==> flow/design.v <==
module maze(clk, reset, start_i, row_i, action_o, coord_o);
    input clk,reset, start_i;
    input [15:0] row_i;
    output reg [1:0] action_o;
    output reg [5:0] coord_o;
    reg [1:0] map [64-1:0];
    reg [1:0] direction [64-1:0];
    (* fsm_encoding = "none" *) reg [1:0] state;
    reg [5:0] cnt;
    reg [5:0] START, END;
    reg [7:0] i;
    always @(posedge clk or posedge reset) begin
        if(reset) begin
            state <= 2'd0;
            action_o <= 2'b00;
        end
        else begin
            case (state)
                2'd0: begin
                   state <= start_i ? 2'd1 : 2'd0;
                   action_o <= start_i ? 2'b01 : 2'b00;
                   cnt <= 1'b0;
                   coord_o <= 6'b0; 
                end
                2'd1: begin
                    if(cnt!=8) begin
                        for(i = 0; i != 8; i = i + 1) begin
                            map[cnt + (i << 3)] <= row_i >> (14 - (i << 1)); 
                        end
                    end
                    else begin
                        START <= ((row_i[15:12]) << 3) + (row_i[11:8]);
                        END <= ((row_i[7:4]) << 3) + (row_i[3:0]);
                        state <= 2'd2;
                        action_o <= 2'b10;
                    end
                    cnt <= cnt + 1;
                end
                2'd2: begin
                    for (i = 0; i != 64; i = i + 1) begin
                        if(map[i] == 2'b11) begin
                            if(i < 56) begin
                                if(map[i+8] == 2'b00) begin
                                    map[i+8] <= 2'b11;
                                    direction[i+8] <= 2'b10;
                                end
                                if(map[i+8] == 2'b10) begin
                                    direction[i+8] <= 2'b10;
                                    state <= 2'd3;
                                    action_o <= 2'b11;
                                    coord_o  <= START;
                                end
                            end
                            if(i > 7) begin
                                if(map[i-8] == 2'b00) begin
                                    map[i-8] <= 2'b11;
                                    direction[i-8] <= 2'b11;
                                end
                                if(map[i-8] == 2'b10) begin
                                    direction[i-8] <= 2'b11;
                                    state <= 2'd3;
                                    action_o <= 2'b11;
                                    coord_o  <= START;
                                end
                            end
                            if(i[2:0] != 0) begin
                                if(map[i-1] == 2'b00) begin
                                    map[i-1] <= 2'b11;
                                    direction[i-1] <= 2'b01;
                                end
                                if(map[i-1] == 2'b10) begin
                                    direction[i-1] <= 2'b01;
                                    state <= 2'd3;
                                    action_o <= 2'b11;
                                    coord_o  <= START;
                                end
                            end
                            if(i[2:0] != 7) begin
                                if(map[i+1] == 2'b00) begin
                                    map[i+1] <= 2'b11;
                                    direction[i+1] <= 2'b00;
                                end
                                if(map[i+1] == 2'b10) begin
                                    direction[i+1] <= 2'b00;
                                    state <= 2'd3;
                                    action_o <= 2'b11;
                                    coord_o  <= START;
                                end
                            end
                            map[i] <= 2'b01;
                        end
                    end
                end
                2'd3: begin
                    if(coord_o != END) begin
                        if(direction[coord_o] == 2'b00) begin
                            coord_o <= coord_o - 1;
                        end
                        else if(direction[coord_o] == 2'b01) begin
                            coord_o <= coord_o + 1;
                        end
                        else if(direction[coord_o] == 2'b10) begin
                            coord_o <= coord_o - 8;
                        end
                        else if(direction[coord_o] == 2'b11) begin
                            coord_o <= coord_o + 8;
                        end
                    end
                    else begin
                        action_o <= 2'b00;
                        state <= 2'd0;
                    end
                end
                default: begin
                end
            endcase
        end
    end
endmodule
clock: 1.01 ns
lec_check: 0
abc_area: 1
cap_margin: 20
core_aspect_ratio: 0.7
core_margin: 2
core_utilization: 72
cts_cluster_diameter: 396
cts_cluster_size: 99
hold_slack_margin: 0.29
place_density: 0.42
setup_slack_margin: 0.3
slew_margin: 20
run.sh (not shown) runs the stock make flow with config.mk's settings and CLKGATE_MAP_FILE=.
The baseline ended with an error in detailed placement with DPL-0038.
Rerun with:
- CORE_ASPECT_RATIO: 0.7 -> unset
- CORE_UTILIZATION: 72 -> 69
- CTS_CLUSTER_DIAMETER: 396 -> 29
- CTS_CLUSTER_SIZE: 99 -> unset
- HOLD_SLACK_MARGIN: 0.29 -> unset
- PLACE_DENSITY: 0.42 -> unset
- SETUP_SLACK_MARGIN: 0.3 -> 0.77
- clock period: 1.01 -> 2.98 ns (I/O delays scaled with it)
Result: Now the flow died in global routing on GRT-0116; area after synthesis stays the same; synthesized cell count does not change; die area went up by about 4%.
Rerun with:
- ABC_AREA: 1 -> unset
- CORE_UTILIZATION: 69 -> 66
- CTS_CLUSTER_DIAMETER: 29 -> unset
- SETUP_SLACK_MARGIN: 0.77 -> unset
- clock period: 2.98 -> 5.34 ns (I/O delays scaled with it)
=> This time the run completed with no timing, DRC or antenna violations; synthesized area stays flat; synthesized cell count drops by 16%; die area climbs by 4.5%.
Rerun with:
- ABC_AREA: unset -> 1
- CELL_PAD_IN_SITES_DETAIL_PLACEMENT: unset -> 2
- CELL_PAD_IN_SITES_GLOBAL_PLACEMENT: unset -> 3
- CORE_ASPECT_RATIO: unset -> 1.57
- CORE_MARGIN: 2 -> 4
- CORE_UTILIZATION: 66 -> 72
- CTS_CLUSTER_DIAMETER: unset -> 139
- CTS_CLUSTER_SIZE: unset -> 79
- GPL_TIMING_DRIVEN: unset -> 1
- HOLD_SLACK_MARGIN: unset -> -0.02
- MAX_ROUTING_LAYER: unset -> met5
- PLACE_DENSITY_LB_ADDON: unset -> 0.25
- clock period: 5.34 -> 6.21 ns (I/O delays scaled with it)
After rerunning: This time the run never finished: it broke off in global placement without I/O, error FLW-0024. Area after synthesis barely changes. Die size fell by 4.3%. Synthesized cell count rose by 19%.
